Design comp_mult_top, start of the top module:
module comp_mult_top #(
parameter NO_MULT   = 4     ,  
parameter APB_BADDR = 0     ,  
parameter SYS_AW    = 16    ,  
parameter REG_DW    = 16       
)(
input                    clk         ,  
input                    rst_n       ,  
input      [ SYS_AW-1:0] apb_paddr   ,  
input                    apb_psel    ,  
input                    apb_penable ,  
input                    apb_pwrite  ,  
input      [REG_DW -1:0] apb_pwdata  ,  
output                   apb_pready  ,  
output reg [REG_DW -1:0] apb_prdata  ,  
output reg               apb_pslverr ,  
output reg               mem_ce      ,  
output reg               mem_we      ,  
output reg [SYS_AW -1:0] mem_addr    ,  
output reg [     8 -1:0] mem_wr_data ,  
input      [     8 -1:0] mem_rd_data    
);
localparam DWIDTH = 8 ;
localparam IDLE   = 2'b00;  
localparam RD_OPS = 2'b01;  
localparam WORK   = 2'b10;  
localparam WR_RES = 2'b11;  
reg  [       REG_DW -1:0] op1_addr      ;  
reg  [       REG_DW -1:0] op2_addr      ;  
reg  [       REG_DW -1:0] res_addr      ;  
reg  [       REG_DW -1:0] no_op         ;  
reg  [       REG_DW -1:0] cfg_start     ;  
reg  [       REG_DW -1:0] sts_stop      ;  
wire                      wr_op1_addr   ;  
wire                      wr_op2_addr   ;  
wire                      wr_res_addr   ;  
wire                      wr_no_op      ;  
wire                      wr_cfg_start  ;  
wire                      wr_sts_stop   ;  
wire                      rd_sts_stop   ;  
wire                      rd_sts_state  ;  
wire                      sel_regs      ;  
reg                       op_val        ;  
wire                      op_rdy        ;  
wire [   2*2*DWIDTH -1:0] op_data       ;  
wire                      res_val       ;  
reg                       res_rdy       ;  
wire [2*2*(DWIDTH+1)-1:0] res_data      ;  
wire                      set_res_rdy   ;  
reg  [     3*DWIDTH -1:0] data_reg      ;  
reg  [            2 -1:0] sts_cstate    ;  
wire                      start         ;  
wire                      sw_rst        ;  
wire                      byte_rd_done  ;  
wire                      byte_wr_done  ;  
wire                      finish        ;  
wire                      next_op       ;  
reg                       mem_ce_d      ;  
  ...
==> flow/config.mk <==
export PLATFORM = sky130hd
export DESIGN_NAME = comp_mult_top
export DESIGN_NICKNAME = comp_mult_top
export VERILOG_FILES = /design/flow/design.v
export SDC_FILE = /design/flow/constraint.sdc
export NUM_CORES = 4
export LEC_CHECK = 0
export ABC_AREA = 1
export CAP_MARGIN = 20
export CELL_PAD_IN_SITES_DETAIL_PLACEMENT = 1
export CELL_PAD_IN_SITES_GLOBAL_PLACEMENT = 2
export CORE_ASPECT_RATIO = 1.06
export CORE_MARGIN = 9
export CORE_UTILIZATION = 40
export CTS_CLUSTER_SIZE = 88
export GPL_TIMING_DRIVEN = 0
export MAX_ROUTING_LAYER = met5
export MIN_ROUTING_LAYER = met2
export PLACE_DENSITY_LB_ADDON = 0.16
export SLEW_MARGIN = 20
==> flow/constraint.sdc <==
create_clock -name core_clock -period 10.3 [get_ports {clk}]
set_input_delay 2.0600 -clock core_clock [delete_from_list [all_inputs] [get_ports {clk}]]
set_output_delay 2.0600 -clock core_clock [all_outputs]
set_load 0.01 [all_outputs]
run.sh (not shown) runs the stock make flow with config.mk's settings and CLKGATE_MAP_FILE=.
Next try:
CELL_PAD_IN_SITES_DETAIL_PLACEMENT = 2   (was 1)
MIN_ROUTING_LAYER = met1   (was met2)
First-iteration DRC count decreases by 79%.
Cell area is about the same.
Worst setup slack is worse by 400 ps.
Clock skew grows by 15 ps.
Sequential share of layout area barely changes.
Wire length went up by 19%.
Core utilization barely changes.
Fmax came out lower by 4.0%.
Global-route usage went down by 8.3 points.
Next try:
ABC_AREA = not set   (was 1)
CELL_PAD_IN_SITES_GLOBAL_PLACEMENT = not set   (was 2)
CORE_ASPECT_RATIO = 0.65   (was 1.06)
CTS_CLUSTER_SIZE = not set   (was 88)
GPL_TIMING_DRIVEN = not set   (was 0)
MAX_ROUTING_LAYER = met4   (was met5)
MIN_ROUTING_LAYER = met2   (was met1)
PLACE_DENSITY_LB_ADDON = not set   (was 0.16)
clock period = 10.0 ns   (was 10.3 ns; I/O delays follow)
Hold slack degrades by 30 ps.
Clock-buffer cell count rises by 1.
Total power went up by about 70%.
Next try:
CELL_PAD_IN_SITES_DETAIL_PLACEMENT = not set   (was 2)
CORE_ASPECT_RATIO = 1.76   (was 0.65)
CORE_MARGIN = 2   (was 9)
CORE_UTILIZATION = 16   (was 40)
HOLD_SLACK_MARGIN = 0.25   (was not set)
MAX_ROUTING_LAYER = met5   (was met4)
PLACE_DENSITY_LB_ADDON = 0.21   (was not set)
SLEW_MARGIN = 15   (was 20)
TNS_END_PERCENT = 45   (was not set)
Power went down by 6.0%.
Worst hold slack degrades by 26 ps.
Sequential power stays flat.
Register-to-register slack improves by 1200 ps.
Die size went up by about 120%.
Global-route usage went down by 31 points.
Next try:
CAP_MARGIN = 15   (was 20)
CELL_PAD_IN_SITES_GLOBAL_PLACEMENT = 2   (was not set)
CORE_ASPECT_RATIO = not set   (was 1.76)
CORE_UTILIZATION = 40   (was 16)
CTS_CLUSTER_DIAMETER = 258   (was not set)
CTS_CLUSTER_SIZE = 100   (was not set)
HOLD_SLACK_MARGIN = not set   (was 0.25)
MAX_ROUTING_LAYER = not set   (was met5)
MIN_ROUTING_LAYER = not set   (was met2)
PLACE_DENSITY_LB_ADDON = not set   (was 0.21)
SLEW_MARGIN = 20   (was 15)
TNS_END_PERCENT = 15   (was 45)
Result: Clock-buffer cell count increases by 1; total power decreases by about 3%; die size decreases by about 60%.
Next try:
CAP_MARGIN = 20   (was 15)
CELL_PAD_IN_SITES_GLOBAL_PLACEMENT = not set   (was 2)
CTS_CLUSTER_DIAMETER = not set   (was 258)
CTS_CLUSTER_SIZE = not set   (was 100)
TNS_END_PERCENT = not set   (was 15)
The new run finished with timing, DRC and antenna clean. Global-route usage goes down by 2.5 points. Sequential power barely changes. Clock skew goes up by 4.3 ps. Core utilization goes down by 0.12 points. Maximum frequency stays flat. Count of clock-buffer cells in the layout goes down by 1. Worst hold slack loses 18 ps.
Power figures rest on the tool's default switching activity, not on a simulated workload.
